// SOBEL
module  SOBEL(clk,reset,busy,ready,iaddr,idata,cdata_rd,cdata_wr,caddr_rd,caddr_wr,cwr,crd,csel	);
	input clk,reset;
	input ready;
	input [7:0] idata;
	input [7:0] cdata_rd;
	output reg busy;
	output reg [16:0] iaddr;
	output reg [7:0] cdata_wr;
	output [15:0] caddr_rd;
	output reg [15:0] caddr_wr;
	output reg cwr;
	output crd;
	output reg [1:0] csel;
	assign caddr_rd = 16'd0;
	assign crd = 1'b0;
	localparam IDLE = 2'd0, READ = 2'd1, WRITE = 2'd2, DONE = 2'd3;
	reg [1:0] state;
	reg [3:0] count;
	reg [16:0] count_iaddr;    
	reg [16:0] w_count;        
	reg [71:0] pixel_value;    
	reg [7:0] sobel_x;
	wire [71:0] win = {idata, pixel_value[63:0]};
	wire [7:0] p0 = win[7:0],   p1 = win[15:8],  p2 = win[23:16];
	wire [7:0] p3 = win[31:24], p5 = win[47:40];
	wire [7:0] p6 = win[55:48], p7 = win[63:56], p8 = win[71:64];
	wire signed [11:0] gx = $signed({4'b0, p0}) + $signed({3'b0, p3, 1'b0}) + $signed({4'b0, p6})
	                      - $signed({3'b0, p5, 1'b0}) - $signed({4'b0, p2}) - $signed({4'b0, p8});
	wire signed [11:0] gy_r = $signed({4'b0, pixel_value[7:0]}) + $signed({3'b0, pixel_value[15:8], 1'b0}) + $signed({4'b0, pixel_value[23:16]})
  ...
clock: 8.58 ns
lec_check: 0
abc_area: 1
cap_margin: 0
core_aspect_ratio: 1.02
core_margin: 2
core_utilization: 72
cts_cluster_diameter: 82
cts_cluster_size: 46
gpl_routability_driven: 1
place_density: 0.65
setup_slack_margin: -0.05
slew_margin: 20
run.sh (not shown) runs the stock make flow with config.mk's settings and CLKGATE_MAP_FILE=.
The first run completed, yet does not pass: negative setup slack.
Rerun with:
==> flow/config.mk (replaced) <==
export PLATFORM = sky130hd
export DESIGN_NAME = SOBEL
export DESIGN_NICKNAME = SOBEL
export VERILOG_FILES = /design/flow/design.v
export SDC_FILE = /design/flow/constraint.sdc
export NUM_CORES = 4
export LEC_CHECK = 0
export CAP_MARGIN = 20
export CORE_MARGIN = 2
export CORE_UTILIZATION = 72
export PLACE_DENSITY = 0.75
export SLEW_MARGIN = 20
==> flow/constraint.sdc (replaced) <==
create_clock -name core_clock -period 8.76 [get_ports {clk}]
set_input_delay 1.7520 -clock core_clock [delete_from_list [all_inputs] [get_ports {clk}]]
set_output_delay 1.7520 -clock core_clock [all_outputs]
set_load 0.01 [all_outputs]
=>
- The changed run finished but failed the layout checks on negative setup slack
- maximum frequency drops by roughly a tenth
- first-iteration DRC count climbs to 2.9 times its value
- setup slack loses 1.1 ns
- non-clock buffer count climbs by 34
- global-route usage climbs by 12 points
- sequential cell count is unchanged
- critical path depth drops by 22
- count of clock-buffer cells in the layout drops by 3
- design area drops by a few percent
- routed wire length climbs by a quarter to a third
- die area drops by a few percent

---

Starting RTL as in the previous note.
// SOBEL
module  SOBEL(clk,reset,busy,ready,iaddr,idata,cdata_rd,cdata_wr,caddr_rd,caddr_wr,cwr,crd,csel	);
	input clk,reset;
	input ready;
	input [7:0] idata;
	input [7:0] cdata_rd;
	output reg busy;
	output reg [16:0] iaddr;
	output reg [7:0] cdata_wr;
	output [15:0] caddr_rd;
	output reg [15:0] caddr_wr;
	output reg cwr;
	output crd;
	output reg [1:0] csel;
	assign caddr_rd = 16'd0;
	assign crd = 1'b0;
	localparam IDLE = 2'd0, READ = 2'd1, WRITE = 2'd2, DONE = 2'd3;
	reg [1:0] state;
	reg [3:0] count;
	reg [16:0] count_iaddr;    
	reg [16:0] w_count;        
	reg [71:0] pixel_value;    
	reg [7:0] sobel_x;
	wire [71:0] win = {idata, pixel_value[63:0]};
	wire [7:0] p0 = win[7:0],   p1 = win[15:8],  p2 = win[23:16];
	wire [7:0] p3 = win[31:24], p5 = win[47:40];
	wire [7:0] p6 = win[55:48], p7 = win[63:56], p8 = win[71:64];
	wire signed [11:0] gx = $signed({4'b0, p0}) + $signed({3'b0, p3, 1'b0}) + $signed({4'b0, p6})
	                      - $signed({3'b0, p5, 1'b0}) - $signed({4'b0, p2}) - $signed({4'b0, p8});
	wire signed [11:0] gy_r = $signed({4'b0, pixel_value[7:0]}) + $signed({3'b0, pixel_value[15:8], 1'b0}) + $signed({4'b0, pixel_value[23:16]})
	                        - $signed({3'b0, pixel_value[63:56], 1'b0}) - $signed({4'b0, pixel_value[55:48]}) - $signed({4'b0, pixel_value[71:64]});
	function [7:0] clamp(input signed [11:0] v);
		if (v > 255) clamp = 8'd255;
		else if (v < 0) clamp = 8'd0;
		else clamp = v[7:0];
	endfunction
  ...
Settings: LEC_CHECK=0, ABC_AREA=1, CAP_MARGIN=0, CORE_ASPECT_RATIO=1.02, CORE_MARGIN=2, CORE_UTILIZATION=72, CTS_CLUSTER_DIAMETER=136, CTS_CLUSTER_SIZE=46, GPL_ROUTABILITY_DRIVEN=1, HOLD_SLACK_MARGIN=0.29, PLACE_DENSITY=0.65, SETUP_SLACK_MARGIN=-0.05, SLEW_MARGIN=20; clock period 8.58 ns.
The baseline finished but failed the layout checks on setup timing.
Change:
==> flow/config.mk (replaced) <==
export PLATFORM = sky130hd
export DESIGN_NAME = SOBEL
export DESIGN_NICKNAME = SOBEL
export VERILOG_FILES = /design/flow/design.v
export SDC_FILE = /design/flow/constraint.sdc
export NUM_CORES = 4
export LEC_CHECK = 0
export ABC_AREA = 1
export CAP_MARGIN = 0
export CORE_MARGIN = 2
export CORE_UTILIZATION = 72
export CTS_CLUSTER_SIZE = 11
export PLACE_DENSITY = 0.42
export SLEW_MARGIN = 20
==> flow/constraint.sdc (replaced) <==
create_clock -name core_clock -period 8.57 [get_ports {clk}]
set_input_delay 1.7140 -clock core_clock [delete_from_list [all_inputs] [get_ports {clk}]]
set_output_delay 1.7140 -clock core_clock [all_outputs]
set_load 0.01 [all_outputs]
Outcome: The new run completed, yet does not pass: setup timing. Wire length went up by 10%. Register-to-register slack loses 240 ps. Clock skew is about the same. Flip-flop count does not change. Non-clock buffer count does not change. Final cell count barely changes.
Change:
--- a/flow/config.mk
+++ b/flow/config.mk
@@ -6,9 +6,7 @@
 export NUM_CORES = 4
 export LEC_CHECK = 0
-export ABC_AREA = 1
-export CAP_MARGIN = 0
+export CAP_MARGIN = 20
 export CORE_MARGIN = 2
 export CORE_UTILIZATION = 72
-export CTS_CLUSTER_SIZE = 11
-export PLACE_DENSITY = 0.42
+export PLACE_DENSITY = 0.81
 export SLEW_MARGIN = 20
==> flow/constraint.sdc (replaced) <==
create_clock -name core_clock -period 8.66 [get_ports {clk}]
set_input_delay 1.7320 -clock core_clock [delete_from_list [all_inputs] [get_ports {clk}]]
set_output_delay 1.7320 -clock core_clock [all_outputs]
set_load 0.01 [all_outputs]
The new run produced a layout that fails on setup timing.
Non-clock buffer count came out higher by 37.
Via count came out lower by a few percent.
Final cell count came out lower by about a fifth.
Routed wire length came out higher by a few percent.
Change:
--- a/flow/config.mk
+++ b/flow/config.mk
@@ -6,7 +6,10 @@
 export NUM_CORES = 4
 export LEC_CHECK = 0
+export ABC_AREA = 1
 export CAP_MARGIN = 20
 export CORE_MARGIN = 2
 export CORE_UTILIZATION = 72
+export CTS_CLUSTER_DIAMETER = 98
+export CTS_CLUSTER_SIZE = 70
 export PLACE_DENSITY = 0.81
 export SLEW_MARGIN = 20
Outcome:
- The new run reached the layout checks and failed them: setup timing
- global-route usage is lower by 7.8 points
- clock skew is about the same
- hold slack is better by 9.8 ps
- fmax goes up by a few percent
- non-clock buffer count drops by 84
- via count increases slightly
Change:
==> flow/config.mk (replaced) <==
export PLATFORM = sky130hd
export DESIGN_NAME = SOBEL
export DESIGN_NICKNAME = SOBEL
export VERILOG_FILES = /design/flow/design.v
export SDC_FILE = /design/flow/constraint.sdc
export NUM_CORES = 4
export LEC_CHECK = 0
export CAP_MARGIN = 20
export CORE_MARGIN = 2
export CORE_UTILIZATION = 59
export SLEW_MARGIN = 20
==> flow/constraint.sdc (replaced) <==
create_clock -name core_clock -period 5.18 [get_ports {clk}]
set_input_delay 1.0360 -clock core_clock [delete_from_list [all_inputs] [get_ports {clk}]]
set_output_delay 1.0360 -clock core_clock [all_outputs]
set_load 0.01 [all_outputs]
What happened:
- The new run completed, yet does not pass: setup timing
- final area came out higher by a few percent
- setup slack got worse by 3200 ps
- routed wire length came out lower by a little under a tenth
Change:
--- a/flow/config.mk
+++ b/flow/config.mk
@@ -8,4 +8,5 @@
 export CAP_MARGIN = 20
 export CORE_MARGIN = 2
-export CORE_UTILIZATION = 59
+export CORE_UTILIZATION = 61
+export SETUP_SLACK_MARGIN = 1.89
 export SLEW_MARGIN = 20
==> flow/constraint.sdc (replaced) <==
create_clock -name core_clock -period 6.92 [get_ports {clk}]
set_input_delay 1.3840 -clock core_clock [delete_from_list [all_inputs] [get_ports {clk}]]
set_output_delay 1.3840 -clock core_clock [all_outputs]
set_load 0.01 [all_outputs]
The changed run reached the layout checks and failed them: setup timing.
Final area falls by 1.7%.
Hold slack hardly moves.
Fmax rises by 0.98%.
Worst setup slack gets better by 1800 ps.
Routed wire length rises by 2.1%.
Final cell count falls by 1.8%.
